==> flow/design.v (excerpt) <==
module mips_core (
	input         clk,
	input         rst,           
	output [31:0] imem_addr,     
	input  [31:0] imem_rdata,    
	output [31:0] dmem_addr,     
	output [31:0] dmem_wdata,    
	output        dmem_we,       
	input  [31:0] dmem_rdata,    
	output        halt           
);
Size in the first run: about 1400 flip-flops, roughly 160 I/O pins, roughly 0.070 mm2 of cells after synthesis.
export LEC_CHECK = 0
export CAP_MARGIN = 20
export CORE_MARGIN = 2
export CORE_UTILIZATION = 66
export SLEW_MARGIN = 35
create_clock -name core_clock -period 6.51 [get_ports {clk}]
run.sh (not shown) runs the stock make flow with config.mk's settings and CLKGATE_MAP_FILE=.
The first run finished but failed the layout checks on negative setup slack.
==> next run, changes <==
Settings changed: ABC_AREA from default to 1, CORE_UTILIZATION 66 to 62, CTS_CLUSTER_SIZE from default to 100, SLEW_MARGIN 35 to 20.
Clock period 6.51 ns to 5.06 ns, I/O delays scaled along.
Effect: The new run finished with negative setup slack left; global-route usage came out lower by 9.3 points; non-clock buffer count came out lower by 33; design area came out higher by 1.5%; worst setup slack is better by 0.77 ns; sequential power came out higher by 21%; utilization came out lower by 6.1 points; clock-buffer cell count came out higher by 14; power came out higher by 19%.
==> next run, changes <==
Settings changed: ABC_AREA 1 to default, CORE_UTILIZATION 62 to 29, CTS_CLUSTER_SIZE 100 to default.
Clock period 5.06 ns to 13.4 ns, I/O delays scaled along.
With this change the flow produced a clean layout.
Routed wire length shrinks by 13%.
Count of clock-buffer cells in the layout grows by 1.
Critical path depth shrinks by 17.
Synthesized cell count shrinks by 41%.
Via count shrinks by 33%.
Fmax shrinks by 42%.
Clock skew grows by 0.0036 ns.
==> next run, changes <==
Settings changed: CORE_UTILIZATION 29 to 65.
Clock period 13.4 ns to 10.5 ns, I/O delays scaled along.
=> Clock-buffer cell count is lower by 13; final area is lower by 2.7%; die size is lower by 55%; fmax is lower by 4.7%; synthesized cell count is unchanged; routed wire length is higher by 7.8%.
==> next run, changes <==
Settings changed: CAP_MARGIN 20 to 35, CORE_UTILIZATION 65 to 61, SETUP_SLACK_MARGIN from default to 1.27.
Clock period 10.5 ns to 5.06 ns, I/O delays scaled along.
The new run completed, yet does not pass: negative setup slack.
Combinational power is higher to 3.2 times its value.
Total power is higher by about 130%.
Via count climbs by about 13%.
Global-route usage goes up by 3.9 points.
Clock power climbs by 110%.
Routed wire length climbs by about 20%.

---

mips_core again, from the RTL that the note above started with.
Settings: LEC_CHECK=0, ABC_AREA=0, CAP_MARGIN=20, CELL_PAD_IN_SITES_GLOBAL_PLACEMENT=0, CORE_MARGIN=7, CORE_UTILIZATION=70, CTS_CLUSTER_DIAMETER=324, MIN_ROUTING_LAYER=met2, SETUP_SLACK_MARGIN=1.5, SLEW_MARGIN=20; clock period 13.3 ns.
The first run never finished: it broke off in 5_1_grt (GRT-0116).
Edit:
==> flow/config.mk (replaced) <==
export PLATFORM = sky130hd
export DESIGN_NAME = mips_core
export DESIGN_NICKNAME = mips_core
export VERILOG_FILES = /design/flow/design.v
export SDC_FILE = /design/flow/constraint.sdc
export NUM_CORES = 4
export LEC_CHECK = 0
export CAP_MARGIN = 20
export CORE_MARGIN = 2
export CORE_UTILIZATION = 64
export SLEW_MARGIN = 20
==> flow/constraint.sdc (replaced) <==
create_clock -name core_clock -period 9.11 [get_ports {clk}]
set_input_delay 1.8220 -clock core_clock [delete_from_list [all_inputs] [get_ports {clk}]]
set_output_delay 1.8220 -clock core_clock [all_outputs]
set_load 0.01 [all_outputs]
Result:
- With this change the flow passed the timing, DRC and antenna checks
- synthesized area stays the same
- synthesized cell count stays the same
- die size came out higher by a few percent
Edit:
--- a/flow/config.mk
+++ b/flow/config.mk
@@ -8,4 +8,4 @@
 export CAP_MARGIN = 20
 export CORE_MARGIN = 2
-export CORE_UTILIZATION = 64
+export CORE_UTILIZATION = 40
 export SLEW_MARGIN = 20
==> flow/constraint.sdc (replaced) <==
create_clock -name core_clock -period 10.0 [get_ports {clk}]
set_input_delay 2.0000 -clock core_clock [delete_from_list [all_inputs] [get_ports {clk}]]
set_output_delay 2.0000 -clock core_clock [all_outputs]
set_load 0.01 [all_outputs]
Outcome: Clock-buffer cell count is higher by 25; clock power is lower by about a fifth; core utilization is lower by 26 points; setup slack is better by 0.57 ns; cell area is higher slightly; total power is lower by roughly a tenth.
Edit:
--- a/flow/config.mk
+++ b/flow/config.mk
@@ -8,4 +8,5 @@
 export CAP_MARGIN = 20
 export CORE_MARGIN = 2
-export CORE_UTILIZATION = 40
+export CORE_UTILIZATION = 62
+export CTS_CLUSTER_DIAMETER = 396
 export SLEW_MARGIN = 20
==> flow/constraint.sdc (replaced) <==
create_clock -name core_clock -period 5.06 [get_ports {clk}]
set_input_delay 1.0120 -clock core_clock [delete_from_list [all_inputs] [get_ports {clk}]]
set_output_delay 1.0120 -clock core_clock [all_outputs]
set_load 0.01 [all_outputs]
What happened:
- With this change the flow completed and failed the layout checks on negative setup slack
- cell area went up by 9.0%
- count of clock-buffer cells in the layout went down by 19
- global-route usage went up by 28 points
- sequential share of layout area went down by 4.2 points
- worst setup slack got worse by 3.2 ns

---

mips_core again, from the RTL that the note above started with.
==> flow/config.mk <==
export PLATFORM = sky130hd
export DESIGN_NAME = mips_core
export DESIGN_NICKNAME = mips_core
export VERILOG_FILES = /design/flow/design.v
export SDC_FILE = /design/flow/constraint.sdc
export NUM_CORES = 4
export LEC_CHECK = 0
export ABC_AREA = 0
export CAP_MARGIN = 20
export CELL_PAD_IN_SITES_DETAIL_PLACEMENT = 0
export CORE_MARGIN = 3
export CORE_UTILIZATION = 64
export CTS_CLUSTER_SIZE = 15
export HOLD_SLACK_MARGIN = 0.27
export PLACE_DENSITY_LB_ADDON = 0.08
export SETUP_SLACK_MARGIN = 1.46
export SLEW_MARGIN = 35
==> flow/constraint.sdc <==
create_clock -name core_clock -period 5.06 [get_ports {clk}]
set_input_delay 1.0120 -clock core_clock [delete_from_list [all_inputs] [get_ports {clk}]]
set_output_delay 1.0120 -clock core_clock [all_outputs]
set_load 0.01 [all_outputs]
The first run failed in global routing (GRT-0232).
Change:
ABC_AREA = unset   (was 0)
CELL_PAD_IN_SITES_DETAIL_PLACEMENT = unset   (was 0)
CORE_MARGIN = 2   (was 3)
CORE_UTILIZATION = 58   (was 64)
CTS_CLUSTER_SIZE = unset   (was 15)
HOLD_SLACK_MARGIN = unset   (was 0.27)
PLACE_DENSITY_LB_ADDON = unset   (was 0.08)
SETUP_SLACK_MARGIN = unset   (was 1.46)
SLEW_MARGIN = 20   (was 35)
- Now the flow completed and failed the layout checks on setup timing
- synthesized area stays the same
- synthesized cell count does not change
- die size rises by 8.9%
Change:
CORE_UTILIZATION = 40   (was 58)
clock period = 7.1 ns   (was 5.06 ns; I/O delays follow)
=> The changed run completed without violations; via count drops by 8.2%; cell count climbs by 2.6%; wire length drops by 5.4%; sequential power drops by 28%; synthesized area does not change; worst setup slack is better by 1.8 ns; non-clock buffer count drops by 536.
Change:
CORE_UTILIZATION = 70   (was 40)
CTS_CLUSTER_SIZE = 18   (was unset)
clock period = 5.82 ns   (was 7.1 ns; I/O delays follow)
Outcome:
- The new run never finished: it broke off in global routing on GRT-0116
- die area went down by 43%
- area after synthesis stays the same
- synthesized cell count does not change
Change:
CORE_UTILIZATION = 40   (was 70)
CTS_CLUSTER_SIZE = unset   (was 18)
clock period = 9.11 ns   (was 5.82 ns; I/O delays follow)
The changed run finished clean.
Die area came out higher by 74%.
Area after synthesis is unchanged.
Synthesized cell count stays the same.
Power and IR drop assume default switching activity.
